--- flow/design.v ---
module Cordic #(parameter MODE = 0, STAGES = 8, WIDTH = 16, PHASE_WIDTH = 19)(
input wire                        in_clk,
input wire                        in_rst,
input wire                        in_enable,
input wire    [WIDTH-1:0]         in_x,
input wire    [WIDTH-1:0]         in_y,
input wire    [PHASE_WIDTH-1:0]   in_phase,
output wire                       out_valid,
output wire   [PHASE_WIDTH-1:0]   out_phase,
output wire   [WIDTH-1:0]         out_x,
output wire   [WIDTH-1:0]         out_y
);
localparam	ROTATIONAL = 0, 
			VECTORING  = 1;
wire signed   [WIDTH:0]         xn [STAGES:0];
wire signed   [WIDTH:0]         yn [STAGES:0];
wire signed   [PHASE_WIDTH-1:0]   zn [STAGES:0];
reg signed  [WIDTH:0]         xn_reg [STAGES:0];
reg signed  [WIDTH:0]         yn_reg [STAGES:0];
reg signed  [PHASE_WIDTH-1:0]   zn_reg [STAGES:0];
reg start;
generate
	if(MODE == ROTATIONAL) begin
reg [WIDTH-1:0] temp_x, temp_y;
reg [PHASE_WIDTH-1:0] temp_z;
always @ (posedge in_clk or negedge in_rst) 
begin
 if(!in_rst) begin
	temp_x <= 'b0;
	temp_y <= 'b0;
	temp_z <= 'b0; 
 end else if (start) begin
	temp_x <= in_x;
	temp_y <= in_y;
	temp_z <= in_phase;
	end
end
wire [PHASE_WIDTH-1:0] half_pi = 19'h19220;
wire [PHASE_WIDTH-1:0] z_limit = 19'h1b333;
reg [WIDTH-1:0] adjusted_x, adjusted_y;
reg [PHASE_WIDTH-1:0] adjusted_z;
always @ (*) 
begin
	if(temp_z[PHASE_WIDTH-1] == 1'b0 && temp_z > z_limit) begin
		adjusted_x = ~temp_y + 'b1;
		adjusted_y = temp_x;
		adjusted_z = temp_z - half_pi;
	end 
	else if(temp_z[PHASE_WIDTH-1] == 1'b1 && (~temp_z+19'b1) > z_limit) begin
		adjusted_x = temp_y;
		adjusted_y = ~temp_x + 'b1;
		adjusted_z = temp_z + half_pi;
	end 
	else begin
		adjusted_x = temp_x;
		adjusted_y = temp_y;
		adjusted_z = temp_z;
	end
end
assign xn[0] = {adjusted_x[WIDTH-1], adjusted_x};
assign yn[0] = {adjusted_y[WIDTH-1], adjusted_y};
assign zn[0] = adjusted_z;
end else if(MODE == VECTORING) begin
assign xn[0] = {in_x[WIDTH-1], in_x};
assign yn[0] = {in_y[WIDTH-1], in_y};
assign zn[0] = 'b0;
end
endgenerate
generate 
genvar i;
	if(MODE == ROTATIONAL) begin
for(i=0; i<STAGES; i=i+1) begin
  assign xn[i+1] = (zn_reg[i][PHASE_WIDTH-1] == 1'b0) ? xn_reg[i]-(yn_reg[i]>>>i)   : xn_reg[i]+(yn_reg[i]>>>i);
  assign yn[i+1] = (zn_reg[i][PHASE_WIDTH-1] == 1'b0) ? yn_reg[i]+(xn_reg[i]>>>i)   : yn_reg[i]-(xn_reg[i]>>>i);
  assign zn[i+1] = (zn_reg[i][PHASE_WIDTH-1] == 1'b0) ? zn_reg[i]-arctangent(i) : zn_reg[i]+arctangent(i);
end
end else if(MODE == VECTORING) begin
for(i=0; i<STAGES; i=i+1) begin
  assign xn[i+1] = (yn_reg[i][WIDTH] == 1'b1) ? xn_reg[i]-(yn_reg[i]>>>i)   : xn_reg[i]+(yn_reg[i]>>>i);
  assign yn[i+1] = (yn_reg[i][WIDTH] == 1'b1) ? yn_reg[i]+(xn_reg[i]>>>i)   : yn_reg[i]-(xn_reg[i]>>>i);
  assign zn[i+1] = (yn_reg[i][WIDTH] == 1'b1) ? zn_reg[i]-arctangent(i) : zn_reg[i]+arctangent(i);
end
end
endgenerate
always @ (posedge in_clk or negedge in_rst)
	if(!in_rst)
		start <= 1'b0;
	else
		start <= in_enable;
reg [STAGES+2:0] valid_reg;	
for(i=0; i<=STAGES; i=i+1) begin
  always @ (posedge in_clk or negedge in_rst)
    if(!in_rst)begin
      xn_reg[i] <= 'b0;
      yn_reg[i] <= 'b0;
      zn_reg[i] <= 'b0;    
    end
    else if(valid_reg[i+1]) begin
      xn_reg[i] <= xn[i];
      yn_reg[i] <= yn[i];
      zn_reg[i] <= zn[i];
    end
end
wire signed [15:0] k = 18'h009B7;
wire signed [31:0] scaled_x = xn_reg[STAGES] * k;
wire signed [31:0] scaled_y = yn_reg[STAGES] * k;
assign out_x = scaled_x[27:12];
assign out_y = scaled_y[27:12];
assign out_phase = zn_reg[STAGES];
always@(posedge in_clk or negedge in_rst)
begin
  if(!in_rst)
    valid_reg <= 'b0;
  else
    valid_reg <= {valid_reg[STAGES+1:0], in_enable};
end
assign out_valid = valid_reg[STAGES+2];
function [18:0] arctangent;
  input [3:0] i;
  begin
    case (i)
    0 : arctangent = 19'b000_1100100100001111;  
    1 : arctangent = 19'b000_0111011010110001;  
    2 : arctangent = 19'b000_0011111010110110;  
    3 : arctangent = 19'b000_0001111111010101;  
    4 : arctangent = 19'b000_0000111111111010;  
    5 : arctangent = 19'b000_0000011111111111;  
    6 : arctangent = 19'b000_0000001111111111;  
    7 : arctangent = 19'b000_0000000111111111;  
    8 : arctangent = 19'b000_0000000011111111;  
    9 : arctangent = 19'b000_0000000001111111;  
    10: arctangent = 19'b000_0000000000111111;  
    11: arctangent = 19'b000_0000000000011111;  
    12: arctangent = 19'b000_0000000000001111;  
    13: arctangent = 19'b000_0000000000000111;  
    14: arctangent = 19'b000_0000000000000011;  
    15: arctangent = 19'b000_0000000000000001;  
    default: arctangent = 19'b000_0000000000000000;  
    endcase
  end
endfunction
endmodule
--- flow/run.sh ---
#!/bin/bash
# the make line also repeats each setting of config.mk as NAME=value (left out here)
make -C /OpenROAD-flow-scripts/flow DESIGN_CONFIG=/design/flow/config.mk WORK_HOME=/design/flow/orfs CLKGATE_MAP_FILE= finish
--- flow/config.mk ---
export PLATFORM = sky130hd
export DESIGN_NAME = Cordic
export DESIGN_NICKNAME = Cordic
export VERILOG_FILES = /design/flow/design.v
export SDC_FILE = /design/flow/constraint.sdc
export NUM_CORES = 4
export LEC_CHECK = 0
export ABC_AREA = 1
export CAP_MARGIN = 10
export CELL_PAD_IN_SITES_DETAIL_PLACEMENT = 0
export CORE_ASPECT_RATIO = 0.5
export CORE_MARGIN = 2
export CORE_UTILIZATION = 64
export MIN_ROUTING_LAYER = met1
export PLACE_DENSITY_LB_ADDON = 0.09
export SETUP_SLACK_MARGIN = 1.43
export SLEW_MARGIN = 20
--- flow/constraint.sdc ---
create_clock -name core_clock -period 6.36 [get_ports {in_clk}]
set_input_delay 1.2720 -clock core_clock [delete_from_list [all_inputs] [get_ports {in_clk}]]
set_output_delay 1.2720 -clock core_clock [all_outputs]
set_load 0.01 [all_outputs]
==> impl_metrics.yaml, run 1 <==
# flow metrics
floorplan:
  die_y_um: 206
  die_area_um2: 84200
  rows: 74
  die-width_um: 408
  core_area_um2: 81300
  fp_util: 0.644
  pin_count: 106
logic_synthesis:
  synthFlopType: "dfrtp_1"
  syn-num-nets: 7857
  synth.most_common_cell: "nand2_1"
  fa_ha_area_frac: 0.219
  syn_area_per_cell_um2: 7.47
  syn_inst: 7006
  synthXorXnorAreaFrac: 0.0801
  simple_gate_share: 0.203
  yosys.stat.seqShare: 0.256
  synth_top_area_share: 0.256
  numSynthFlops: 536
  yosys-stat-area_um2: 52400
  ys_top_logic_family: "adder cells"
  mappedNetlistArea_um2: 52400
  ys_sh_aoi: 0.154
  top_area_cell: "dfrtp_1"
  synth_warnings: 4
  ys_cells: 7006
  mux_share: 0
  yosys-top-cells-area: "dfrtp_1, ha_1, nand2_1"
  edf_count: 0
  synth_cell_types: 55
  synthTopCellsByCount: "nand2_1, inv_1, o21ai_0"
  async_flop_share: 1.00
final_timing:
  hold_violations: 0
  period_used_share: 1.02
  min_period_ns: 6.52
  worst_pin_slew_ns: 1.04
  setup_viol: 12
  clock_skew_ns: 0.0200
  fin_ws_ns: -0.159
  fin_tns_setup_ns: -0.914
  slew_viol_final: 0
  rsz0062_at_grt: "yes"
  fmax_ghz: 0.153
  slew_headroom: 0.309
critical_path:
  rrSetupSlack_ns: 2.09
  cp-end-kind: "primary output"
  r2r_cells: 14
  cpMostUsedCell: "fa_1"
  cp_slowest_cell: "fa_1"
  worstPathArrival_ns: 5.25
  worst-path-stages: 21
  startpoint_type: "flop"
  timing.rr.start: "zn_reg[7][18]"
  critPathCapture: "out_y[13]"
  slowest_delay_ns: 0.55
  crit_chain: "ha_4 -> inv_4 -> fa_1 -> inv_2 -> fa_1 -> fa_1 -> inv_1 -> fa_1 -> inv_2 -> ha_4 -> a21oi_4 -> nor2_2 -> a211oi_2 -> o21ai_1 -> nor2_2 -> buf_6 -> o21ai_4 -> nand3_2 -> o211ai_1 -> xor2_1 -> buf_2"
  criticalPathCategory: "flop to primary output"
  crit_family: "adder cells"
  crit_buf_inv: 6
  crit_fanout: 4
  crit_start: "yn_reg[8][10]"
  r2r-end: "xn_reg[8][14]"
  required_ns: 5.09
route:
  postRouteAntennaNets: 0
  drtPass1Iterations: 7
  wire_per_inst_um: 15.9
  routed_wl_mm: 130
  viasPerCell: 5.64
  drc_errors: 0
  dr.first_iter.drc_count: 2599
  vias: 46300
  antenna_cells: 0
global_routing:
  grt_pass1_vias: 46500
  grt_max_degree: 120
  grt_antenna_before_repair: 0
  grt_busiest_layer: "met2"
  grt_util_met3: 0.0306
  use_met2: 0.567
  grt_pass1_wl_mm: 221
  grt.overflow.total: 0
  grtUsageMet1: 0.380
  grt.total_usage: 0.311
clock_tree:
  clkTransAtPathRegs_ns: 0.06
  clock.latency.late_pin_ns: 0.64
  ctsHoldBuffers: 0
  clock_sinks: 536
  htree_levels: 2
  root_buffer: "clkbuf_16"
  cts_tree: "yes"
  cts_buffers: 54
  cts_buffer_depth: 3
placed_design:
  post-dp-hpwl_mm: 102
  placed_cells: 8042
  placement.io_buffers: 105
  place_congestion: 0.977
hold_path:
  min_from: "yn_reg[5][0]"
  hold_path_end: "yn_reg[5][0]"
  min_path_cells: 2
  worstHoldPathType: "flop to flop"
job:
  max-cap-violations: 0
  warnings: 82
final_layout:
  finalNetCount: 7919
  final_cells: 8212
  areaGrowthSynthToFinish_pct: 9.99
run_status:
  status: "failed layout checks"
  violations: "negative setup slack"
cell type report:
type	count	area, um^2
Timing Repair Buffer	215	1780
Clock buffer	83	1590
Multi-Input combinational cell	5293	35600
Clock inverter	15	136
Inverter	968	3650
Fill cell	6660	23700
Tap cell	1102	1380
Sequential cell	536	13400
repair_timing:
item	in CTS	in global routing
buffers inserted	62	10
resized	231	37
pin swaps	107	34
endpoints found under the setup margin	32	34
routing by layer:
| metal | share of wire | wire (um) |
|---|---|---|
| met5 | 0 | 0 |
| met4 | 0.040 | 5220 |
| met3 | 0.036 | 4730 |
| met2 | 0.49 | 64500 |
| met1 | 0.43 | 55900 |
metrics by stage:
stage | utilization | worst slack [ns] | hold WS, ns | cell area [um^2]
final | 0.708 | -0.159 | 0.484 | 57600
after global placement | 0.675 | 0.102 | 0.463 | 54900
after detailed placement | 0.675 | 0.0797 | 0.466 | 54900
after global routing | 0.708 | -0.338 | 0.505 | 57600
after CTS | 0.706 | -0.127 | 0.489 | 57400
after floorplan | - | 0.816 | 0.352 | 53100
==> run 2: changes to the inputs <==
- ABC_AREA: 1 -> not set
- CAP_MARGIN: 10 -> 20
- CELL_PAD_IN_SITES_DETAIL_PLACEMENT: 0 -> not set
- CORE_ASPECT_RATIO: 0.5 -> not set
- CORE_UTILIZATION: 64 -> 72
- MIN_ROUTING_LAYER: met1 -> not set
- PLACE_DENSITY: not set -> 0.36
- PLACE_DENSITY_LB_ADDON: 0.09 -> not set
- SETUP_SLACK_MARGIN: 1.43 -> 1.77
- TNS_END_PERCENT: not set -> 45
- clock period: 6.36 -> 7.76 ns (I/O delays scaled with it)
==> run 2 against run 1 <==
  * Still fails the layout checks on negative setup slack
  * Non-clock buffer count is 22 lower
  * Die area down 14%
  * Synthesized area down 2.8%
  * Clock-buffer cell count decreased by 4
  * Design area shrank 3.6%
  * Worst setup slack got worse by 0.15 ns
  * Via count fell by 13%
  * Critical endpoint is now out_x[14]
  * Sequential cell count unchanged
  * Synthesized cell count down 21%
  * Sequential share of layout area increased by 0.87 points
==> impl_metrics.yaml, run 2 <==
# flow metrics
run_status:
  status: "failed layout checks"
  violations: "negative setup slack"
global_routing:
  grt.overflow.total: 0
  grt.total_usage: 0.326
  grt_pass1_vias: 40600
  grt_pass1_wl_mm: 199
  grt_max_degree: 160
  grt_antenna_before_repair: 0
logic_synthesis:
  top_area_cell: "dfrtp_1"
  syn_area_per_cell_um2: 9.14
  synth.most_common_cell: "ha_1"
  yosys.stat.seqShare: 0.264
  synth_top_area_share: 0.264
  ys_top_logic_family: "adder cells"
  async_flop_share: 1.00
  syn_inst: 5567
  mux_share: 0.0775
  synth_cell_types: 82
  synthXorXnorAreaFrac: 0.0895
  numSynthFlops: 536
  synthTopCellsByCount: "ha_1, inv_1, dfrtp_1"
  ys_sh_aoi: 0.161
  edf_count: 0
  yosys-stat-area_um2: 50900
  syn-num-nets: 6418
  mappedNetlistArea_um2: 50900
  ys_cells: 5567
  fa_ha_area_frac: 0.225
  simple_gate_share: 0.124
  synth_warnings: 4
  synthFlopType: "dfrtp_1"
  yosys-top-cells-area: "dfrtp_1, ha_1, fa_1"
critical_path:
  r2r-end: "zn_reg[2][17]"
  worst-path-stages: 20
  crit_fanout: 3
  required_ns: 6.21
  cpMostUsedCell: "fa_1"
  r2r_cells: 13
  cp_slowest_cell: "fa_1"
  crit_start: "xn_reg[8][8]"
  criticalPathCategory: "flop to primary output"
  crit_family: "adder cells"
  critPathCapture: "out_x[14]"
  crit_chain: "ha_4 -> inv_2 -> fa_1 -> inv_1 -> fa_1 -> fa_1 -> fa_1 -> ha_4 -> a2111oi_4 -> o21ai_1 -> o21a_1 -> a311o_1 -> o31a_1 -> and4_1 -> or4_4 -> a41o_1 -> buf_6 -> o22a_1 -> xor2_1 -> buf_2"
  timing.rr.start: "zn_reg[1][18]"
  slowest_delay_ns: 0.55
  rrSetupSlack_ns: 3.38
  startpoint_type: "flop"
  cp-end-kind: "primary output"
  worstPathArrival_ns: 6.52
  crit_buf_inv: 4
placed_design:
  place_congestion: 0.898
  place_area_um2: 52800
  placement.io_buffers: 105
  post-dp-hpwl_mm: 90.0
  place_worst_setup_slack_ns: -0.249
hold_path:
  min_from: "zn_reg[8][13]"
  hold_path_end: "zn_reg[8][13]"
  worstHoldPathType: "flop to flop"
  min_path_cells: 2
clock_tree:
  root_buffer: "clkbuf_16"
  htree_levels: 2
  ctsHoldBuffers: 0
  cts_buffer_depth: 3
  clock.latency.late_pin_ns: 0.65
  clkTransAtPathRegs_ns: 0.06
  cts_buffers: 60
  clock_sinks: 536
  cts_tree: "yes"
route:
  routed_wl_mm: 118
  drc_errors: 0
  wire_per_inst_um: 17.8
  dr.first_iter.drc_count: 2804
  drtPass1Iterations: 6
  viasPerCell: 6.09
  antenna_cells: 0
  vias: 40200
  postRouteAntennaNets: 0
final_layout:
  finalNetCount: 6471
  comb_area_um2: 34900
  areaGrowthSynthToFinish_pct: 9.05
  n_fill_cell: 4869
  finalInstanceArea_um2: 55500
  fin_util: 0.792
  flop_area_um2: 13400
job:
  max-cap-violations: 0
  warnings: 86
final_timing:
  fmax_ghz: 0.124
  min_period_ns: 8.07
  hold_violations: 0
  timing.hold.ws_ns: 0.487
  slew_viol_final: 0
  setup_viol: 5
  period_used_share: 1.04
  fin_ws_ns: -0.310
  slew_headroom: 0.332
  clock_skew_ns: 0.0269
  worst_pin_slew_ns: 0.993
  rsz0062_at_grt: "yes"
floorplan:
  rows: 97
  die_area_um2: 72800
  fp_util: 0.727
  pin_count: 106
  die_y_um: 270
  core_area_um2: 70000
  die-width_um: 270
## run 2: area by class of cell
cell class	count	share of cell area
Inverter	560	0.0379
Sequential cell	536	0.242
Timing Repair Buffer	193	0.0292
Tap cell	940	0.0212
Clock buffer	79	0.0303
Clock inverter	34	0.00963
Multi-Input combinational cell	4269	0.630
## run 2: repair_timing
item                       in CTS  in global routing
cloned                          0                  0
buffers inserted               12                 10
resized                       173                 51
pin swaps                      53                 59
setup endpoints to repair      32                 32
## run 2: through the flow
step	setup TNS, ns	std cells
after detailed placement	-0.780	6476
after floorplan	0	5567
after global routing	-2.71	6611
after CTS	-1.88	6601
final	-1.12	6611
after global placement	-0.395	6476
## run 2: per-layer routing
metal | vias to the layer above | part of all wire | GRT usage
li1 | 19600 | - | -
met1 | 19600 | 0.43 | 0.415
met2 | 786 | 0.50 | 0.582
met3 | 254 | 0.033 | 0.0317
met4 | 0 | 0.032 | 0.105
met5 | - | 0 | 0
==> run 3: changes to the inputs <==
- ABC_AREA: not set -> 1
- CAP_MARGIN: 20 -> 35
- CELL_PAD_IN_SITES_DETAIL_PLACEMENT: not set -> 0
- CTS_CLUSTER_SIZE: not set -> 90
- MAX_ROUTING_LAYER: not set -> met4
- MIN_ROUTING_LAYER: not set -> met1
- PLACE_DENSITY: 0.36 -> not set
- PLACE_DENSITY_LB_ADDON: not set -> 0.28
- SETUP_SLACK_MARGIN: 1.77 -> -0.29
- TNS_END_PERCENT: 45 -> not set
- clock period: 7.76 -> 5.47 ns (I/O delays scaled with it)
==> run 3 against run 2 <==
  * Via count is 28% higher
  * Cell count is 25% higher
  * Worst setup slack worse by 1.0 ns
  * Synthesized cell count is 26% higher
  * Critical path depth is 4 lower
  * First-iteration DRC count is 84% higher
  * Die area is 2.9% higher
  * The layout still fails its checks (negative setup slack)
  * Sequential share of layout area is 1.7 points lower
==> impl_metrics.yaml, run 3 <==
# flow metrics
run_status:
  status: "failed layout checks"
  violations: "negative setup slack"
floorplan:
  fp_util: 0.730
  die_y_um: 274
  die_area_um2: 74900
  die-width_um: 274
  pin_count: 106
  core_area_um2: 71700
  rows: 98
final_layout:
  finalNetCount: 8132
  finalInstanceArea_um2: 59600
  n_fill_cell: 4385
  final_cells: 8283
  areaGrowthSynthToFinish_pct: 13.8
logic_synthesis:
  synthXorXnorAreaFrac: 0.0801
  simple_gate_share: 0.203
  mappedNetlistArea_um2: 52400
  synth.most_common_cell: "nand2_1"
  synthFlopType: "dfrtp_1"
  ys_sh_aoi: 0.154
  yosys.stat.seqShare: 0.256
  synthTopCellsByCount: "nand2_1, inv_1, o21ai_0"
  edf_count: 0
  yosys-stat-area_um2: 52400
  syn_inst: 7006
  ys_cells: 7006
  synth_top_area_share: 0.256
  synth_cell_types: 55
  top_area_cell: "dfrtp_1"
  numSynthFlops: 536
  mux_share: 0
  async_flop_share: 1.00
  syn_area_per_cell_um2: 7.47
  ys_top_logic_family: "adder cells"
  fa_ha_area_frac: 0.219
  yosys-top-cells-area: "dfrtp_1, ha_1, nand2_1"
  syn-num-nets: 7857
  synth_warnings: 4
critical_path:
  crit_buf_inv: 3
  rrSetupSlack_ns: 1.32
  criticalPathCategory: "flop to primary output"
  cp_slowest_cell: "fa_1"
  r2r_cells: 17
  required_ns: 4.38
  cpMostUsedCell: "fa_1"
  worstPathArrival_ns: 5.69
  r2r-end: "yn_reg[8][14]"
  crit_fanout: 5
  slowest_delay_ns: 0.84
  crit_start: "xn_reg[8][9]"
  timing.rr.start: "zn_reg[7][18]"
  crit_chain: "ha_4 -> inv_1 -> fa_1 -> inv_1 -> fa_1 -> fa_1 -> fa_1 -> ha_4 -> nand2_1 -> nor3_2 -> nand2_1 -> o211ai_1 -> nand2_1 -> o31ai_2 -> xor2_1 -> buf_2"
  crit_family: "adder cells"
  critPathCapture: "out_x[12]"
  startpoint_type: "flop"
  worst-path-stages: 16
  cp-end-kind: "primary output"
clock_tree:
  htree_levels: 2
  clkTransAtPathRegs_ns: 0.07
  cts_buffers: 59
  clock.latency.late_pin_ns: 0.65
  root_buffer: "clkbuf_16"
  ctsHoldBuffers: 0
  cts_buffer_depth: 3
  cts_tree: "yes"
  clock_sinks: 536
placed_design:
  placement.io_buffers: 105
  place_area_um2: 55600
  place_worst_setup_slack_ns: -0.853
  post-dp-hpwl_mm: 108
  placed_cells: 8099
  place_congestion: 0.963
final_timing:
  hold_violations: 0
  slew_viol_final: 0
  clock_skew_ns: 0.0531
  worst_pin_slew_ns: 0.930
  rsz0062_at_grt: "yes"
  fmax_ghz: 0.147
  min_period_ns: 6.78
  timing.hold.ws_ns: 0.481
  setup_viol: 32
  fin_ws_ns: -1.31
  period_used_share: 1.24
  slew_headroom: 0.380
route:
  postRouteAntennaNets: 0
  dr.first_iter.drc_count: 5164
  vias: 51300
  wire_per_inst_um: 19.2
  viasPerCell: 6.20
  routed_wl_mm: 159
  drc_errors: 0
  drtPass1Iterations: 10
job:
  max-cap-violations: 0
  warnings: 84
hold_path:
  worstHoldPathType: "flop to flop"
  min_path_cells: 2
  min_from: "xn_reg[4][0]"
  hold_path_end: "xn_reg[4][0]"
global_routing:
  grt_antenna_before_repair: 4
  grt_max_degree: 113
  grt_pass1_vias: 49500
  grt.overflow.total: 0
  grt_pass1_wl_mm: 243
  grt.total_usage: 0.406
[run 3: final cells by class]
| cell class | count | area (um^2) | share of cell area |
|---|---|---|---|
| Timing Repair Buffer | 423 | 3500 | 0.0588 |
| Inverter | 968 | 3650 | 0.0612 |
| Clock inverter | 27 | 387 | 0.00649 |
| Clock buffer | 81 | 1710 | 0.0287 |
| Tap cell | 950 | 1190 | 0.0199 |
| Sequential cell | 536 | 13400 | 0.226 |
| Antenna cell | 5 | 12.5 | 0.000210 |
| Multi-Input combinational cell | 5293 | 35700 | 0.599 |
[run 3: metal layers]
metal,wire length (um),global-route usage
met1,60900,0.490
met2,75600,0.681
met3,12400,0.0488
met4,9960,0.185
met5,0,-
[run 3: through the flow]
| stage | util | setup TNS [ns] |
|---|---|---|
| after detailed placement | 0.775 | -19.51 |
| after CTS | 0.820 | -19.64 |
| after global routing | 0.831 | -34.03 |
| after floorplan | - | -0.675 |
| final | 0.831 | -32.60 |
| after global placement | 0.774 | -16.80 |
[run 3: what timing repair did]
action                     in CTS  in global routing
pin swaps                     120                136
setup endpoints to repair      32                 32
resized                       338                117
buffers inserted               43                 30
==> run 4: changes to the inputs <==
- CAP_MARGIN: 35 -> 10
- CELL_PAD_IN_SITES_DETAIL_PLACEMENT: 0 -> not set
- CTS_CLUSTER_DIAMETER: not set -> 92
- CTS_CLUSTER_SIZE: 90 -> 34
- MAX_ROUTING_LAYER: met4 -> not set
- MIN_ROUTING_LAYER: met1 -> not set
- PLACE_DENSITY_LB_ADDON: 0.28 -> not set
- SETUP_SLACK_MARGIN: -0.29 -> 1.2
- clock period: 5.47 -> 4.93 ns (I/O delays scaled with it)
==> run 4 against run 3 <==
  * Still fails the layout checks on negative setup slack
  * Clock skew is 0.026 ns lower
  * Sequential share of layout area up 0.41 points
  * Hold slack worse by 0.086 ns
  * Die area unchanged
==> impl_metrics.yaml, run 4 <==
# flow metrics
critical_path:
  r2r-end: "xn_reg[8][13]"
  crit_start: "xn_reg[8][4]"
  criticalPathCategory: "flop to primary output"
  crit_chain: "ha_4 -> inv_1 -> fa_1 -> inv_1 -> ha_1 -> ha_1 -> inv_1 -> fa_1 -> inv_2 -> ha_4 -> inv_1 -> o21bai_1 -> nand3_1 -> nand2_2 -> buf_4 -> nand2_1 -> o211ai_1 -> nand2_1 -> o31ai_2 -> xor2_1 -> buf_2"
  crit_family: "adder cells"
  cpMostUsedCell: "inv_1"
  crit_fanout: 5
  timing.rr.start: "yn_reg[7][7]"
  slowest_delay_ns: 0.71
  worstPathArrival_ns: 5.55
  critPathCapture: "out_x[12]"
  r2r_cells: 18
  crit_buf_inv: 7
  worst-path-stages: 21
  cp_slowest_cell: "fa_1"
  rrSetupSlack_ns: 1.41
  startpoint_type: "flop"
  required_ns: 3.94
  cp-end-kind: "primary output"
logic_synthesis:
  ys_top_logic_family: "adder cells"
  syn_inst: 7006
  async_flop_share: 1.00
  mappedNetlistArea_um2: 52400
  simple_gate_share: 0.203
  syn_area_per_cell_um2: 7.47
  synth_cell_types: 55
  yosys-stat-area_um2: 52400
  mux_share: 0
  synth_top_area_share: 0.256
  synth.most_common_cell: "nand2_1"
  yosys-top-cells-area: "dfrtp_1, ha_1, nand2_1"
  synthFlopType: "dfrtp_1"
  ys_sh_aoi: 0.154
  synthTopCellsByCount: "nand2_1, inv_1, o21ai_0"
  numSynthFlops: 536
  top_area_cell: "dfrtp_1"
  ys_cells: 7006
  synthXorXnorAreaFrac: 0.0801
  fa_ha_area_frac: 0.219
  syn-num-nets: 7857
  yosys.stat.seqShare: 0.256
  synth_warnings: 4
  edf_count: 0
route:
  antenna_cells: 0
  drtPass1Iterations: 7
  vias: 49400
  drc_errors: 0
  routed_wl_mm: 145
  viasPerCell: 6.00
  postRouteAntennaNets: 0
  dr.first_iter.drc_count: 4249
  wire_per_inst_um: 17.6
clock_tree:
  clock_sinks: 536
  clkTransAtPathRegs_ns: 0.12
  cts_buffer_depth: 3
  cts_buffers: 29
  cts_tree: "yes"
  htree_levels: 1
  ctsHoldBuffers: 0
  clock.latency.late_pin_ns: 0.63
  root_buffer: "clkbuf_16"
job:
  max-cap-violations: 0
  warnings: 82
placed_design:
  post-dp-hpwl_mm: 107
  placement.io_buffers: 105
  placed_cells: 8113
  place_congestion: 0.957
  place_area_um2: 56400
global_routing:
  grt_pass1_wl_mm: 231
  grt.total_usage: 0.370
  grt_pass1_vias: 48000
  grt_antenna_before_repair: 2
  grt.overflow.total: 0
  grt_max_degree: 104
final_timing:
  worst_pin_slew_ns: 1.07
  setup_viol: 32
  slew_headroom: 0.286
  min_period_ns: 6.54
  slew_viol_final: 0
  hold_violations: 0
  rsz0062_at_grt: "yes"
  clock_skew_ns: 0.0275
  fin_ws_ns: -1.61
  period_used_share: 1.33
  fmax_ghz: 0.153
final_layout:
  fin_util: 0.817
  finalInstanceArea_um2: 58600
  n_fill_cell: 4878
  final_cells: 8231
  areaGrowthSynthToFinish_pct: 11.9
  finalNetCount: 8110
run_status:
  violations: "negative setup slack"
  status: "failed layout checks"
floorplan:
  rows: 98
  die-width_um: 274
  core_area_um2: 71700
  die_y_um: 274
  die_area_um2: 74900
  pin_count: 106
  fp_util: 0.730
hold_path:
  worstHoldPathType: "primary input to asynchronous set/reset pin"
==> run 4: what timing repair did <==
action / CTS / global route
buffers inserted: 34 / 29
pin swaps: 119 / 79
setup endpoints to repair: 34 / 74
resized: 222 / 111
gates cloned: 0 / 2
==> run 4: final cells by class <==
| type | instances | area (um^2) | area share |
|---|---|---|---|
| clock buffer | 31 | 733 | 0.0125 |
| inverter | 968 | 3650 | 0.0623 |
| multi-input combinational | 5294 | 35700 | 0.610 |
| sequential | 536 | 13500 | 0.230 |
| tap | 950 | 1190 | 0.0203 |
| timing repair buffer | 429 | 3510 | 0.0599 |
| clock inverter | 22 | 335 | 0.00572 |
| timing repair inverter | 1 | 5.00 | 0.0000854 |
==> run 4: layer usage <==
layer	track usage	up-vias	wire length [um]
met1	0.479	23400	59100
met3	0.0297	498	8920
met2	0.648	2005	70300
li1	-	23500	-
met4	0.136	4	6260
met5	0	-	73
==> run 4: through the flow <==
stage	setup TNS, ns	setup WS [ns]	hold WS [ns]
2_1_floorplan	-3.44	-0.328	0.352
3_3_place_gp	-24.34	-0.925	0.463
3_5_place_dp	-26.85	-1.07	0.467
4_1_cts	-34.22	-1.31	0.411
5_1_grt	-45.37	-1.72	0.452
6_report	-41.08	-1.61	0.396
==> run 5: changes to the inputs <==
- CAP_MARGIN: 10 -> 20
- CTS_CLUSTER_DIAMETER: 92 -> 315
- CTS_CLUSTER_SIZE: 34 -> not set
- MAX_ROUTING_LAYER: not set -> met4
- PLACE_DENSITY: not set -> 0.66
- SETUP_SLACK_MARGIN: 1.2 -> not set
- clock period: 4.93 -> 5.76 ns (I/O delays scaled with it)
==> run 5 against run 4 <==
  * The layout still fails its checks (negative setup slack)
  * Sequential share of layout area is 0.38 points lower
  * Critical path depth is 3 lower
  * Critical path type unchanged
  * Highest routed layer is now met4
==> impl_metrics.yaml, run 5 <==
# flow metrics
global_routing:
  grt_util_met3: 0.0621
  grtUsageMet1: 0.504
  grt.overflow.total: 0
  grt_busiest_layer: "met2"
  use_met2: 0.695
  grt_antenna_before_repair: 6
  grt_pass1_vias: 50200
  grt_max_degree: 155
  grt.total_usage: 0.417
  grt_pass1_wl_mm: 249
logic_synthesis:
  synth.most_common_cell: "nand2_1"
  synth_top_area_share: 0.256
  syn-num-nets: 7857
  edf_count: 0
  ys_sh_aoi: 0.154
  ys_top_logic_family: "adder cells"
  synthTopCellsByCount: "nand2_1, inv_1, o21ai_0"
  yosys.stat.seqShare: 0.256
  syn_area_per_cell_um2: 7.47
  mappedNetlistArea_um2: 52400
  synth_warnings: 4
  synthXorXnorAreaFrac: 0.0801
  simple_gate_share: 0.203
  yosys-top-cells-area: "dfrtp_1, ha_1, nand2_1"
  synthFlopType: "dfrtp_1"
  yosys-stat-area_um2: 52400
  async_flop_share: 1.00
  synth_cell_types: 55
  top_area_cell: "dfrtp_1"
  fa_ha_area_frac: 0.219
  syn_inst: 7006
  mux_share: 0
  ys_cells: 7006
  numSynthFlops: 536
placed_design:
  placement.io_buffers: 105
  post-dp-hpwl_mm: 107
  place_congestion: 0.970
  place_area_um2: 55400
route:
  viasPerCell: 6.30
  drc_errors: 0
  vias: 52100
  postRouteAntennaNets: 0
  drtPass1Iterations: 16
  dr.first_iter.drc_count: 6365
  routed_wl_mm: 169
  wire_per_inst_um: 20.4
floorplan:
  rows: 98
  pin_count: 106
  die_y_um: 274
  die_area_um2: 74900
  core_area_um2: 71700
  die-width_um: 274
  fp_util: 0.730
final_layout:
  fin_util: 0.830
  comb_area_um2: 35700
  finalInstanceArea_um2: 59500
  flop_area_um2: 13400
  n_fill_cell: 4367
  areaGrowthSynthToFinish_pct: 13.7
  finalNetCount: 8109
clock_tree:
  cts_buffers: 60
  htree_levels: 2
  clkTransAtPathRegs_ns: 0.07
  ctsHoldBuffers: 0
  clock_sinks: 536
  cts_tree: "yes"
  clock.latency.late_pin_ns: 0.67
  cts_buffer_depth: 3
  root_buffer: "clkbuf_16"
final_timing:
  min_period_ns: 7.23
  hold_violations: 0
  fmax_ghz: 0.138
  rsz0062_at_grt: "yes"
  clock_skew_ns: 0.0581
  fin_tns_setup_ns: -31.91
  worst_pin_slew_ns: 1.33
  slew_headroom: 0.113
  setup_viol: 32
  slew_viol_final: 0
  fin_ws_ns: -1.47
  period_used_share: 1.26
critical_path:
  worst-path-stages: 18
  slowest_delay_ns: 0.56
  timing.rr.start: "zn_reg[7][18]"
  required_ns: 4.61
  critPathCapture: "out_x[13]"
  crit_buf_inv: 4
  crit_chain: "buf_4 -> ha_1 -> xor2_1 -> ha_2 -> a21oi_4 -> fa_1 -> fa_1 -> inv_1 -> fa_1 -> ha_4 -> a21oi_4 -> o21ai_0 -> a21oi_1 -> o221ai_2 -> buf_4 -> a21oi_2 -> xor2_1 -> buf_2"
  startpoint_type: "flop"
  cp_slowest_cell: "fa_1"
  crit_fanout: 5
  cpMostUsedCell: "fa_1"
  crit_family: "adder cells"
  rrSetupSlack_ns: 1.18
  cp-end-kind: "primary output"
  criticalPathCategory: "flop to primary output"
  worstPathArrival_ns: 6.08
  r2r_cells: 9
  r2r-end: "xn_reg[8][7]"
  crit_start: "xn_reg[8][5]"
run_status:
  status: "failed layout checks"
  violations: "negative setup slack"
job:
  max-cap-violations: 0
  warnings: 91
hold_path:
  worstHoldPathType: "primary input to asynchronous set/reset pin"
## run 5: stage by stage
stage | setup WS [ns] | hold slack, ns | instances
after floorplan | 0.108 | 0.352 | 7006
after global placement | -0.548 | 0.464 | 8078
after detailed placement | -0.648 | 0.468 | 8078
after CTS | -0.637 | 0.484 | 8233
after global routing | -2.16 | 0.512 | 8267
final | -1.47 | 0.459 | 8270
## run 5: routing by layer
| metal | wire length, um | vias to the layer above |
|---|---|---|
| met5 | 0 | - |
| li1 | - | 23600 |
| met4 | 11700 | 0 |
| met3 | 17500 | 1135 |
| met2 | 76700 | 3049 |
| met1 | 62900 | 24300 |
## run 5: what timing repair did
| action | in CTS | in global routing |
|---|---|---|
| endpoints found under the setup margin | 32 | 32 |
| resized | 362 | 120 |
| pin swaps | 146 | 97 |
| setup buffers | 47 | 31 |
## run 5: area by class of cell
| type | count | share of cell area |
|---|---|---|
| clock inverter | 36 | 0.00874 |
| multi-input combinational | 5293 | 0.600 |
| antenna | 10 | 0.000420 |
| timing repair buffer | 399 | 0.0555 |
| tap | 950 | 0.0200 |
| inverter | 968 | 0.0612 |
| sequential | 536 | 0.226 |
| clock buffer | 78 | 0.0282 |
==> run 6: changes to the inputs <==
- ABC_AREA: 1 -> not set
- CORE_UTILIZATION: 72 -> 28
- CTS_CLUSTER_DIAMETER: 315 -> not set
- MAX_ROUTING_LAYER: met4 -> not set
- PLACE_DENSITY: 0.66 -> not set
- clock period: 5.76 -> 13.0 ns (I/O delays scaled with it)
==> run 6 against run 5 <==
  * The run now finishes clean
  * Global-route usage down 30 points
  * Worst setup slack better by 4.4 ns
  * Sequential cell count did not move
==> impl_metrics.yaml, run 6 <==
# flow metrics
logic_synthesis:
  synth_top_area_share: 0.264
  syn_area_per_cell_um2: 9.14
  syn_inst: 5567
  top_area_cell: "dfrtp_1"
  synth_warnings: 4
  synthFlopType: "dfrtp_1"
  synth.most_common_cell: "ha_1"
  syn-num-nets: 6418
  edf_count: 0
  ys_cells: 5567
  async_flop_share: 1.00
  fa_ha_area_frac: 0.225
  yosys-top-cells-area: "dfrtp_1, ha_1, fa_1"
  yosys-stat-area_um2: 50900
  mappedNetlistArea_um2: 50900
  ys_top_logic_family: "adder cells"
  synthXorXnorAreaFrac: 0.0895
  yosys.stat.seqShare: 0.264
  synth_cell_types: 82
  simple_gate_share: 0.124
  ys_sh_aoi: 0.161
  numSynthFlops: 536
  mux_share: 0.0775
  synthTopCellsByCount: "ha_1, inv_1, dfrtp_1"
critical_path:
  worst-path-stages: 21
  crit_family: "adder cells"
  crit_start: "xn_reg[8][7]"
  crit_chain: "ha_1 -> inv_1 -> fa_1 -> fa_1 -> inv_1 -> fa_1 -> inv_1 -> fa_1 -> inv_1 -> ha_1 -> a2111oi_2 -> o21ai_1 -> o21a_1 -> a311o_1 -> o31a_1 -> and4_1 -> or4_4 -> a41o_1 -> o41ai_2 -> xor2_1 -> clkdlybuf4s50_1"
  rrSetupSlack_ns: 8.61
  timing.rr.start: "yn_reg[1][4]"
  critPathCapture: "out_x[15]"
  criticalPathCategory: "flop to primary output"
  startpoint_type: "flop"
  r2r-end: "xn_reg[2][15]"
  crit_buf_inv: 5
  worstPathArrival_ns: 7.46
  r2r_cells: 13
  crit_fanout: 5
  slowest_delay_ns: 0.55
  cp-end-kind: "primary output"
  required_ns: 10.40
  cp_slowest_cell: "clkdlybuf4s50_1"
placed_design:
  placed_cells: 7865
  place_worst_setup_slack_ns: 3.52
  placement.io_buffers: 105
  place_area_um2: 54200
  post-dp-hpwl_mm: 88.8
  place_congestion: 0.861
final_timing:
  fmax_ghz: 0.0994
  min_period_ns: 10.06
  hold_violations: 0
  fin_tns_setup_ns: 0
  fin_ws_ns: 2.94
  clock_skew_ns: 0.0310
  slew_viol_final: 0
  slew_headroom: 0.283
  setup_viol: 0
  worst_pin_slew_ns: 1.07
  period_used_share: 0.774
  rsz0062_at_grt: "no"
clock_tree:
  ctsHoldBuffers: 0
  root_buffer: "clkbuf_16"
  clock_sinks: 536
  cts_tree: "yes"
  cts_setup_buffers: 0
  clkTransAtPathRegs_ns: 0.06
  cts_buffer_depth: 3
  clock.latency.late_pin_ns: 0.65
  cts_buffers: 66
  htree_levels: 3
  ctsResizeCount: 0
route:
  dr.first_iter.drc_count: 1522
  viasPerCell: 4.76
  postRouteAntennaNets: 0
  drc_errors: 0
  routed_wl_mm: 112
  wire_per_inst_um: 14.0
  drtPass1Iterations: 5
  vias: 38000
floorplan:
  fp_util: 0.281
  rows: 156
  core_area_um2: 181000
  die_y_um: 430
  die-width_um: 430
  pin_count: 106
  die_area_um2: 185000
final_layout:
  finalNetCount: 6415
  comb_area_um2: 34500
  finalInstanceArea_um2: 56500
  flop_area_um2: 13400
  areaGrowthSynthToFinish_pct: 11.1
  n_fill_cell: 18900
  final_cells: 7984
global_routing:
  grt.total_usage: 0.120
  grt_max_degree: 146
  grt.overflow.total: 0
  grt_antenna_before_repair: 2
  grt_pass1_vias: 38800
  grt_pass1_wl_mm: 191
hold_path:
  min_from: "zn_reg[5][0]"
  min_path_cells: 1
  worstHoldPathType: "flop to flop"
  hold_path_end: "zn_reg[6][0]"
job:
  max-cap-violations: 0
  warnings: 77
run_status:
  status: "complete, no violations"
-- run 6: routing by layer --
layer  GRT usage  wire length (um)
met5           0                 0
met4      0.0296              2810
met3      0.0156              2580
met2       0.216             54900
met1       0.150             51300
-- run 6: metrics by stage --
| step | hold WS (ns) | utilization |
|---|---|---|
| after floorplan | 0.352 | - |
| after detailed placement | 0.474 | 0.300 |
| final | 0.471 | 0.313 |
| after global placement | 0.473 | 0.300 |
| after global routing | 0.511 | 0.313 |
| after CTS | 0.475 | 0.313 |
-- run 6: cell type report --
cell class	count	share of cell area
clock buffers	96	0.0341
flip-flops and latches	536	0.238
inverters	560	0.0372
diodes	2	0.0000885
multi-input cells	4269	0.610
clock inverters	20	0.00604
well taps	2370	0.0525
repair buffers	131	0.0227
==> run 7: changes to the inputs <==
- CORE_UTILIZATION: 28 -> 66
- clock period: 13.0 -> 7.06 ns (I/O delays scaled with it)
==> run 7 against run 6 <==
  * Now fails the layout checks on negative setup slack
  * Global-route usage is 18 points higher
  * Sequential cell count is the same
  * Die area shrank 57%
  * Hold slack better by 0.015 ns
  * Critical path type unchanged
  * Largest cell class unchanged
==> impl_metrics.yaml, run 7 <==
# flow metrics
run_status:
  status: "failed layout checks"
  violations: "negative setup slack"
critical_path:
  crit_chain: "ha_4 -> inv_2 -> fa_1 -> inv_2 -> fa_1 -> fa_1 -> fa_1 -> ha_4 -> a2111oi_4 -> o21ai_1 -> o21a_1 -> a311o_1 -> o31a_1 -> and4_4 -> or4_4 -> a41o_1 -> buf_6 -> o22a_1 -> xor2_1 -> buf_2"
  crit_family: "adder cells"
  worst-path-stages: 20
  worstPathArrival_ns: 6.43
  crit_buf_inv: 4
  r2r_cells: 13
  slowest_delay_ns: 0.55
  critPathCapture: "out_x[14]"
  startpoint_type: "flop"
  cp_slowest_cell: "fa_1"
  timing.rr.start: "genblk1.temp_z[1]"
  rrSetupSlack_ns: 2.67
  cp-end-kind: "primary output"
  criticalPathCategory: "flop to primary output"
  crit_fanout: 3
  required_ns: 5.65
  r2r-end: "yn_reg[0][12]"
  crit_start: "xn_reg[8][8]"
  cpMostUsedCell: "fa_1"
final_layout:
  finalInstanceArea_um2: 56000
  n_fill_cell: 5921
  areaGrowthSynthToFinish_pct: 10.1
  finalNetCount: 6540
  final_cells: 6769
job:
  warnings: 86
  max-cap-violations: 0
logic_synthesis:
  numSynthFlops: 536
  edf_count: 0
  mappedNetlistArea_um2: 50900
  fa_ha_area_frac: 0.225
  yosys-top-cells-area: "dfrtp_1, ha_1, fa_1"
  syn_area_per_cell_um2: 9.14
  simple_gate_share: 0.124
  synth.most_common_cell: "ha_1"
  yosys-stat-area_um2: 50900
  ys_cells: 5567
  syn_inst: 5567
  ys_sh_aoi: 0.161
  async_flop_share: 1.00
  syn-num-nets: 6418
  synthTopCellsByCount: "ha_1, inv_1, dfrtp_1"
  synth_top_area_share: 0.264
  synth_warnings: 4
  synthFlopType: "dfrtp_1"
  yosys.stat.seqShare: 0.264
  synth_cell_types: 82
  synthXorXnorAreaFrac: 0.0895
  top_area_cell: "dfrtp_1"
  mux_share: 0.0775
  ys_top_logic_family: "adder cells"
global_routing:
  grt.overflow.total: 0
  grt_pass1_wl_mm: 198
  grt_max_degree: 163
  grt.total_usage: 0.302
  grt_antenna_before_repair: 0
  grt_pass1_vias: 40100
route:
  drc_errors: 0
  routed_wl_mm: 118
  viasPerCell: 5.91
  dr.first_iter.drc_count: 2199
  vias: 40000
  wire_per_inst_um: 17.4
  drtPass1Iterations: 5
  antenna_cells: 0
  postRouteAntennaNets: 0
placed_design:
  place_area_um2: 53400
  placement.io_buffers: 105
  place_congestion: 0.887
  placed_cells: 6631
  post-dp-hpwl_mm: 92.0
floorplan:
  rows: 101
  fp_util: 0.669
  pin_count: 106
  core_area_um2: 76100
  die_y_um: 282
  die-width_um: 282
  die_area_um2: 79300
final_timing:
  worst_pin_slew_ns: 0.996
  fin_ws_ns: -0.778
  slew_headroom: 0.330
  period_used_share: 1.11
  slew_viol_final: 0
  rsz0062_at_grt: "yes"
  timing.hold.ws_ns: 0.486
  fmax_ghz: 0.128
  hold_violations: 0
  setup_viol: 17
  clock_skew_ns: 0.0336
  min_period_ns: 7.84
clock_tree:
  root_buffer: "clkbuf_16"
  cts_tree: "yes"
  clock.latency.late_pin_ns: 0.61
  htree_levels: 3
  clock_sinks: 536
  cts_buffers: 66
  cts_buffer_depth: 3
  clkTransAtPathRegs_ns: 0.06
hold_path:
  hold_path_end: "zn_reg[8][13]"
  min_from: "zn_reg[8][13]"
  min_path_cells: 2
  worstHoldPathType: "flop to flop"
-- run 7: layout make-up --
cell class	count	area (um^2)	share of cell area
flip-flops and latches	536	13400	0.240
well taps	1030	1290	0.0230
clock buffers	87	1850	0.0331
multi-input cells	4269	34800	0.621
repair buffers	256	2150	0.0383
clock inverters	31	423	0.00755
inverters	560	2100	0.0376
-- run 7: repair_timing --
item,4_1_cts,5_1_grt
hold buffers,0,0
resized,129,47
endpoints found under the hold margin,0,0
pin swaps,54,39
setup buffers,14,10
endpoints found under the setup margin,28,29
-- run 7: metrics by stage --
step / worst slack, ns / setup TNS, ns / util
after floorplan: -0.122 / -0.122 / -
after global placement: -0.696 / -3.57 / 0.702
after detailed placement: -0.702 / -4.01 / 0.702
after CTS: -0.919 / -6.51 / 0.735
after global routing: -0.994 / -10.76 / 0.736
final: -0.778 / -6.22 / 0.736
-- run 7: layer usage --
layer / track usage / up-vias / part of all wire / wire length [um]
met2: 0.544 / 748 / 0.51 / 59700
met5: 0 / - / 0 / 0
li1: - / 19800 / - / -
met4: 0.0896 / 0 / 0.026 / 3010
met1: 0.383 / 19300 / 0.43 / 51200
met3: 0.0301 / 211 / 0.033 / 3910
==> run 8: changes to the inputs <==
- CAP_MARGIN: 20 -> 5
- CELL_PAD_IN_SITES_GLOBAL_PLACEMENT: not set -> 2
- CORE_MARGIN: 2 -> 7
- CORE_UTILIZATION: 66 -> 60
- PLACE_DENSITY_LB_ADDON: not set -> 0.07
- SLEW_MARGIN: 20 -> 10
- clock period: 7.06 -> 9.0 ns (I/O delays scaled with it)
==> run 8 against run 7 <==
  * The flow now stops in global placement without I/O
  * Die area rose by 17%
  * Synthesized area is the same
  * Synthesized cell count is the same
==> impl_metrics.yaml, run 8 <==
# physical design summary
run_status:
  status: "did not finish"
  stop_stage: "global placement without I/O"
  tool.error: "[ERROR FLW-0024] Place density exceeds 1.0 (current PLACE_DENSITY_LB_ADDON =  0.07). Please check if the value of  PLACE_DENSITY_LB_ADDON is between 0 and 0.99."
logic_synthesis:
  mux_share: 0.0775
  numSynthFlops: 536
  ys_cells: 5567
  edf_count: 0
  syn_inst: 5567
  synth_warnings: 4
  syn-num-nets: 6418
  ys_top_logic_family: "adder cells"
  synth_cell_types: 82
  simple_gate_share: 0.124
  synthTopCellsByCount: "ha_1, inv_1, dfrtp_1"
  yosys-stat-area_um2: 50900
  syn_area_per_cell_um2: 9.14
  top_area_cell: "dfrtp_1"
  fa_ha_area_frac: 0.225
  mappedNetlistArea_um2: 50900
  ys_sh_aoi: 0.161
  yosys-top-cells-area: "dfrtp_1, ha_1, fa_1"
  synthXorXnorAreaFrac: 0.0895
  synth.most_common_cell: "ha_1"
  yosys.stat.seqShare: 0.264
  synthFlopType: "dfrtp_1"
  synth_top_area_share: 0.264
  async_flop_share: 1.00
floorplan:
  die_y_um: 305
  core_area_um2: 83800
  die-width_um: 305
  fp_util: 0.607
  rows: 106
  die_area_um2: 93100
==> run 9: changes to the inputs <==
- CAP_MARGIN: 5 -> 20
- CELL_PAD_IN_SITES_DETAIL_PLACEMENT: not set -> 0
- CELL_PAD_IN_SITES_GLOBAL_PLACEMENT: 2 -> 0
- CORE_ASPECT_RATIO: not set -> 1.63
- CORE_UTILIZATION: 60 -> 36
- GPL_ROUTABILITY_DRIVEN: not set -> 1
- HOLD_SLACK_MARGIN: not set -> 0.17
- PLACE_DENSITY: not set -> 0.6
- PLACE_DENSITY_LB_ADDON: 0.07 -> not set
- SETUP_SLACK_MARGIN: not set -> -0.06
- SLEW_MARGIN: 10 -> 0
- clock period: 9.0 -> 10.9 ns (I/O delays scaled with it)
==> run 9 against run 8 <==
  * The run now finishes clean
  * Die area up 64%
  * Synthesized cell count stayed put
  * Synthesized area unchanged
==> impl_metrics.yaml, run 9 <==
# flow metrics
logic_synthesis:
  edf_count: 0
  mux_share: 0.0775
  syn-num-nets: 6418
  simple_gate_share: 0.124
  async_flop_share: 1.00
  synth_top_area_share: 0.264
  synthTopCellsByCount: "ha_1, inv_1, dfrtp_1"
  yosys-stat-area_um2: 50900
  mappedNetlistArea_um2: 50900
  synthFlopType: "dfrtp_1"
  synth_warnings: 4
  top_area_cell: "dfrtp_1"
  fa_ha_area_frac: 0.225
  ys_cells: 5567
  syn_area_per_cell_um2: 9.14
  yosys.stat.seqShare: 0.264
  synthXorXnorAreaFrac: 0.0895
  ys_top_logic_family: "adder cells"
  synth_cell_types: 82
  ys_sh_aoi: 0.161
  synth.most_common_cell: "ha_1"
  yosys-top-cells-area: "dfrtp_1, ha_1, fa_1"
  syn_inst: 5567
  numSynthFlops: 536
critical_path:
  cp_slowest_cell: "or4_4"
  criticalPathCategory: "flop to primary output"
  worstPathArrival_ns: 7.50
  crit_buf_inv: 5
  crit_fanout: 5
  r2r_cells: 13
  worst-path-stages: 21
  slowest_delay_ns: 0.55
  r2r-end: "xn_reg[2][15]"
  startpoint_type: "flop"
  crit_family: "adder cells"
  required_ns: 8.72
  crit_start: "xn_reg[8][7]"
  crit_chain: "ha_1 -> inv_1 -> fa_1 -> fa_1 -> inv_1 -> fa_1 -> inv_1 -> fa_1 -> inv_1 -> ha_1 -> a2111oi_2 -> o21ai_1 -> o21a_1 -> a311o_1 -> o31a_1 -> and4_1 -> or4_4 -> a41o_1 -> o41ai_2 -> xor2_1 -> clkdlybuf4s50_1"
  critPathCapture: "out_x[15]"
  cp-end-kind: "primary output"
  timing.rr.start: "yn_reg[1][5]"
  rrSetupSlack_ns: 6.28
route:
  dr.first_iter.drc_count: 1286
  drc_errors: 0
  routed_wl_mm: 119
  vias: 38800
  postRouteAntennaNets: 0
  drtPass1Iterations: 5
  wire_per_inst_um: 15.8
  antenna_cells: 0
  viasPerCell: 5.18
placed_design:
  place_congestion: 0.879
  placed_cells: 7370
  placement.io_buffers: 105
  post-dp-hpwl_mm: 97.2
final_timing:
  period_used_share: 0.888
  min_period_ns: 9.68
  slew_viol_final: 0
  timing.hold.ws_ns: 0.482
  fmax_ghz: 0.103
  fin_tns_setup_ns: 0
  rsz0062_at_grt: "no"
  setup_viol: 0
  clock_skew_ns: 0.0174
  slew_headroom: 0.276
  hold_violations: 0
  worst_pin_slew_ns: 1.08
clock_tree:
  cts_tree: "yes"
  cts_buffers: 67
  clock.latency.late_pin_ns: 0.61
  ctsHoldBuffers: 0
  htree_levels: 3
  clock_sinks: 536
  root_buffer: "clkbuf_16"
  cts_setup_buffers: 0
  cts_buffer_depth: 3
  ctsResizeCount: 0
  clkTransAtPathRegs_ns: 0.05
global_routing:
  grt_max_degree: 124
  grt_pass1_vias: 40500
  grt.total_usage: 0.153
  grt_antenna_before_repair: 0
  grt.overflow.total: 0
  grt_pass1_wl_mm: 197
final_layout:
  final_cells: 7494
  areaGrowthSynthToFinish_pct: 9.95
  finalNetCount: 6424
floorplan:
  rows: 176
  die-width_um: 308
  pin_count: 106
  die_y_um: 494
  die_area_um2: 152000
  core_area_um2: 141000
  fp_util: 0.362
hold_path:
  hold_path_end: "zn_reg[1][13]"
  min_from: "zn_reg[1][13]"
  worstHoldPathType: "flop to flop"
  min_path_cells: 2
job:
  max-cap-violations: 0
  warnings: 77
run_status:
  status: "complete, no violations"
==> run 9: metal layers <==
layer | global-route usage | share of wire | vias to the layer above
li1 | - | - | 19500
met1 | 0.144 | 0.36 | 18400
met2 | 0.319 | 0.57 | 559
met3 | 0.0151 | 0.021 | 327
met4 | 0.0768 | 0.052 | 0
met5 | 0 | 0 | -
==> run 9: through the flow <==
stage / utilization / cell area [um^2] / worst slack [ns]
after detailed placement: 0.381 / 53600 / 1.77
after global placement: 0.381 / 53600 / 1.81
final: 0.398 / 55900 / 1.22
after CTS: 0.397 / 55900 / 1.09
after floorplan: - / 50900 / 2.80
after global routing: 0.398 / 55900 / 0.904
==> run 9: layout make-up <==
class                   instances  area [um^2]
flip-flops and latches        536        13400
well taps                    1869         2340
clock inverters                22          272
multi-input cells            4269        34500
fillers                     14200        84800
repair buffers                139         1350
inverters                     560         2100
clock buffers                  99         1980
==> run 10: changes to the inputs <==
- CELL_PAD_IN_SITES_DETAIL_PLACEMENT: 0 -> not set
- CELL_PAD_IN_SITES_GLOBAL_PLACEMENT: 0 -> not set
- CORE_ASPECT_RATIO: 1.63 -> not set
- CORE_MARGIN: 7 -> 2
- CORE_UTILIZATION: 36 -> 11
- GPL_ROUTABILITY_DRIVEN: 1 -> not set
- HOLD_SLACK_MARGIN: 0.17 -> not set
- PLACE_DENSITY: 0.6 -> not set
- SETUP_SLACK_MARGIN: -0.06 -> not set
- SLEW_MARGIN: 0 -> 20
- clock period: 10.9 -> 13.1 ns (I/O delays scaled with it)
==> run 10 against run 9 <==
  * First-iteration DRC count is 100% higher
  * Hold slack better by 0.019 ns
  * Synthesized area stayed put
  * Clock-buffer cell count is 30 lower
  * Die area went up to 3.1 times the previous value
  * Sequential share of layout area is 1.9 points lower
  * Non-clock buffer count is 7 lower
  * Synthesized cell count stayed put
  * Still clean on timing, DRC and antenna
==> impl_metrics.yaml, run 10 <==
# flow metrics
run_status:
  status: "complete, no violations"
logic_synthesis:
  top_area_cell: "dfrtp_1"
  numSynthFlops: 536
  synth_cell_types: 82
  simple_gate_share: 0.124
  syn-num-nets: 6418
  async_flop_share: 1.00
  fa_ha_area_frac: 0.225
  mux_share: 0.0775
  yosys-top-cells-area: "dfrtp_1, ha_1, fa_1"
  edf_count: 0
  synthXorXnorAreaFrac: 0.0895
  ys_top_logic_family: "adder cells"
  synthFlopType: "dfrtp_1"
  ys_sh_aoi: 0.161
  mappedNetlistArea_um2: 50900
  syn_inst: 5567
  synth.most_common_cell: "ha_1"
  syn_area_per_cell_um2: 9.14
  ys_cells: 5567
  yosys-stat-area_um2: 50900
  yosys.stat.seqShare: 0.264
  synth_warnings: 4
  synth_top_area_share: 0.264
  synthTopCellsByCount: "ha_1, inv_1, dfrtp_1"
critical_path:
  crit_buf_inv: 5
  cp_slowest_cell: "clkdlybuf4s50_1"
  cp-end-kind: "primary output"
  critPathCapture: "out_x[15]"
  criticalPathCategory: "flop to primary output"
  timing.rr.start: "yn_reg[1][4]"
  slowest_delay_ns: 0.57
  worst-path-stages: 21
  worstPathArrival_ns: 7.50
  r2r_cells: 13
  startpoint_type: "flop"
  r2r-end: "xn_reg[2][15]"
  rrSetupSlack_ns: 8.74
  crit_fanout: 5
  required_ns: 10.48
  crit_family: "adder cells"
  crit_start: "xn_reg[8][7]"
  crit_chain: "ha_1 -> inv_1 -> fa_1 -> fa_1 -> inv_1 -> fa_1 -> inv_1 -> fa_1 -> inv_1 -> ha_1 -> a2111oi_2 -> o21ai_1 -> o21a_1 -> a311o_1 -> o31a_1 -> and4_1 -> or4_4 -> a41o_1 -> o41ai_2 -> xor2_1 -> clkdlybuf4s50_1"
final_timing:
  fin_tns_setup_ns: 0
  setup_viol: 0
  worst_pin_slew_ns: 0.965
  timing.hold.ws_ns: 0.502
  period_used_share: 0.772
  fmax_ghz: 0.0988
  hold_violations: 0
  slew_viol_final: 0
  rsz0062_at_grt: "no"
  min_period_ns: 10.12
  clock_skew_ns: 0.0226
  slew_headroom: 0.357
global_routing:
  grt_antenna_before_repair: 2
  grt_pass1_vias: 36500
  grt_pass1_wl_mm: 196
  grt_max_degree: 171
  grt.total_usage: 0.0489
  grt.overflow.total: 0
clock_tree:
  clkTransAtPathRegs_ns: 0.08
  clock.latency.late_pin_ns: 0.65
  ctsHoldBuffers: 0
  cts_tree: "yes"
  ctsResizeCount: 0
  htree_levels: 2
  cts_buffer_depth: 3
  cts_setup_buffers: 0
  clock_sinks: 536
  cts_buffers: 51
  root_buffer: "clkbuf_16"
route:
  drc_errors: 0
  drtPass1Iterations: 5
  postRouteAntennaNets: 0
  wire_per_inst_um: 10.1
  dr.first_iter.drc_count: 2584
  routed_wl_mm: 119
  viasPerCell: 3.28
  vias: 38600
final_layout:
  finalNetCount: 6401
  areaGrowthSynthToFinish_pct: 19.6
  comb_area_um2: 34500
  fin_util: 0.132
  flop_area_um2: 13400
  n_fill_cell: 52400
floorplan:
  die_y_um: 684
  die-width_um: 684
  pin_count: 106
  core_area_um2: 460000
  fp_util: 0.111
  die_area_um2: 468000
  rows: 249
job:
  warnings: 79
  max-cap-violations: 0
hold_path:
  hold_path_end: "zn_reg[7][13]"
  min_path_cells: 2
  min_from: "zn_reg[7][13]"
  worstHoldPathType: "flop to flop"
placed_design:
  placement.io_buffers: 105
  post-dp-hpwl_mm: 92.6
  place_congestion: 0.826
run 10: area by class of cell:
class | instances | area share
clock inverter | 27 | 0.00658
multi-input combinational | 4269 | 0.567
sequential | 536 | 0.221
antenna | 1 | 0.0000411
clock buffer | 69 | 0.0241
tap | 6149 | 0.126
timing repair buffer | 132 | 0.0211
inverter | 560 | 0.0345
run 10: metal layers:
layer / wire, um / GRT usage
met2: 43800 / 0.0648
met1: 68900 / 0.0821
met4: 1070 / 0.00480
met5: 0 / 0
met3: 4840 / 0.00721
run 10: metrics by stage:
stage               setup slack, ns  cell area (um^2)  cells
finish                         2.98             60800  11700
floorplan                      4.56             50900   5567
CTS                            2.93             60800  11700
global placement               3.71             59000  11600
detailed placement             3.66             59000  11600
global route                   2.63             60800  11700
